// comparator_latch
module comparator_latch #
(
  parameter n_to_response_time = -1038,
  parameter p_to_response_time = -1020,
  parameter const_response_time = 1285,
  parameter n_to_tau = -1248,
  parameter p_to_tau = 1037,
  parameter const_tau = 1042,
  parameter n_to_response_time_lh = -1752,
  parameter p_to_response_time_lh = -1006,
  parameter const_response_time_lh = 1185,
  parameter n_to_tau_lh = 1131,
  parameter p_to_tau_lh = -1115,
  parameter const_tau_lh = 1529
)
(
  input clk,
  input reset,
  input sys_clk,
  input [15-1:0] n,
  input [15-1:0] p,
  output [35-1:0] out
);
clock: 13.8 ns
lec_check: 0
abc_area: 0
cap_margin: 20
cell_pad_in_sites_detail_placement: 0
core_aspect_ratio: 1.03
core_margin: 2
core_utilization: 66
cts_cluster_size: 37
gpl_timing_driven: 1
hold_slack_margin: 0.29
min_routing_layer: met1
setup_slack_margin: 0.74
slew_margin: 20
run.sh (not shown) runs the stock make flow with config.mk's settings and CLKGATE_MAP_FILE=.
The baseline ran to the end with violations: setup timing.
Change:
==> flow/config.mk (replaced) <==
export PLATFORM = sky130hd
export DESIGN_NAME = comparator_latch
export DESIGN_NICKNAME = comparator_latch
export VERILOG_FILES = /design/flow/design.v
export SDC_FILE = /design/flow/constraint.sdc
export NUM_CORES = 4
export LEC_CHECK = 0
export CAP_MARGIN = 20
export CORE_MARGIN = 2
export CORE_UTILIZATION = 40
export SLEW_MARGIN = 20
==> flow/constraint.sdc (replaced) <==
create_clock -name core_clock -period 19.5 [get_ports {clk}]
set_input_delay 3.9000 -clock core_clock [delete_from_list [all_inputs] [get_ports {clk}]]
set_output_delay 3.9000 -clock core_clock [all_outputs]
set_load 0.01 [all_outputs]
=> The new run reached the layout checks and failed them: setup timing. Via count is lower by 4.0%. Routed wire length is lower by 8.6%. Core utilization is lower by 33 points. Setup slack improves by 4.9 ns. Cell count is higher by 7.7%. Count of clock-buffer cells in the layout stays the same. Sequential share of layout area hardly moves. Area after synthesis is unchanged.
Change:
--- a/flow/config.mk
+++ b/flow/config.mk
@@ -9,3 +9,4 @@
 export CORE_MARGIN = 2
-export CORE_UTILIZATION = 40
+export CORE_UTILIZATION = 71
+export CTS_CLUSTER_DIAMETER = 103
 export SLEW_MARGIN = 20
==> flow/constraint.sdc (replaced) <==
create_clock -name core_clock -period 19.6 [get_ports {clk}]
set_input_delay 3.9200 -clock core_clock [delete_from_list [all_inputs] [get_ports {clk}]]
set_output_delay 3.9200 -clock core_clock [all_outputs]
set_load 0.01 [all_outputs]
Result: The new run finished but failed the layout checks on setup timing; non-clock buffer count went down by 86; die size went down by well over a third; core utilization went up by 37 points; sequential cell count is unchanged; first-iteration DRC count went up by roughly a tenth; design area went down slightly.
Change:
--- a/flow/config.mk
+++ b/flow/config.mk
@@ -7,3 +7,5 @@
 export LEC_CHECK = 0
+export ABC_AREA = 1
 export CAP_MARGIN = 20
+export CORE_ASPECT_RATIO = 1.71
 export CORE_MARGIN = 2
@@ -11,2 +13,5 @@
 export CTS_CLUSTER_DIAMETER = 103
+export MAX_ROUTING_LAYER = met4
+export PLACE_DENSITY_LB_ADDON = 0.05
 export SLEW_MARGIN = 20
+export TNS_END_PERCENT = 5
==> flow/constraint.sdc (replaced) <==
create_clock -name core_clock -period 16.7 [get_ports {clk}]
set_input_delay 3.3400 -clock core_clock [delete_from_list [all_inputs] [get_ports {clk}]]
set_output_delay 3.3400 -clock core_clock [all_outputs]
set_load 0.01 [all_outputs]
Outcome:
- This time the run never finished: it broke off in global routing (5_1_grt) (GRT-0116)
- area after synthesis came out higher by 5.8%
- synthesized cell count goes up by 19%
- die size rises by 5.8%
Change:
==> flow/config.mk (replaced) <==
export PLATFORM = sky130hd
export DESIGN_NAME = comparator_latch
export DESIGN_NICKNAME = comparator_latch
export VERILOG_FILES = /design/flow/design.v
export SDC_FILE = /design/flow/constraint.sdc
export NUM_CORES = 4
export LEC_CHECK = 0
export CAP_MARGIN = 20
export CORE_MARGIN = 2
export CORE_UTILIZATION = 40
export SLEW_MARGIN = 20
==> flow/constraint.sdc (replaced) <==
create_clock -name core_clock -period 26.0 [get_ports {clk}]
set_input_delay 5.2000 -clock core_clock [delete_from_list [all_inputs] [get_ports {clk}]]
set_output_delay 5.2000 -clock core_clock [all_outputs]
set_load 0.01 [all_outputs]
Outcome:
- Now the flow finished clean
- synthesized area goes down by 5.5%
- die size goes up by 67%
- synthesized cell count goes down by 16%
Change:
--- a/flow/config.mk
+++ b/flow/config.mk
@@ -7,5 +7,12 @@
 export LEC_CHECK = 0
+export ABC_AREA = 0
 export CAP_MARGIN = 20
 export CORE_MARGIN = 2
-export CORE_UTILIZATION = 40
+export CORE_UTILIZATION = 66
+export CTS_CLUSTER_DIAMETER = 100
+export CTS_CLUSTER_SIZE = 99
+export HOLD_SLACK_MARGIN = 0.28
+export PLACE_DENSITY_LB_ADDON = 0.02
+export SETUP_SLACK_MARGIN = -2.0
 export SLEW_MARGIN = 20
+export TNS_END_PERCENT = 25
Count of clock-buffer cells in the layout went up by 1.
Design area is lower by 1.4%.
Routed wire length came out lower by 1.4%.
Synthesized area does not change.
Global-route usage went up by 11 points.
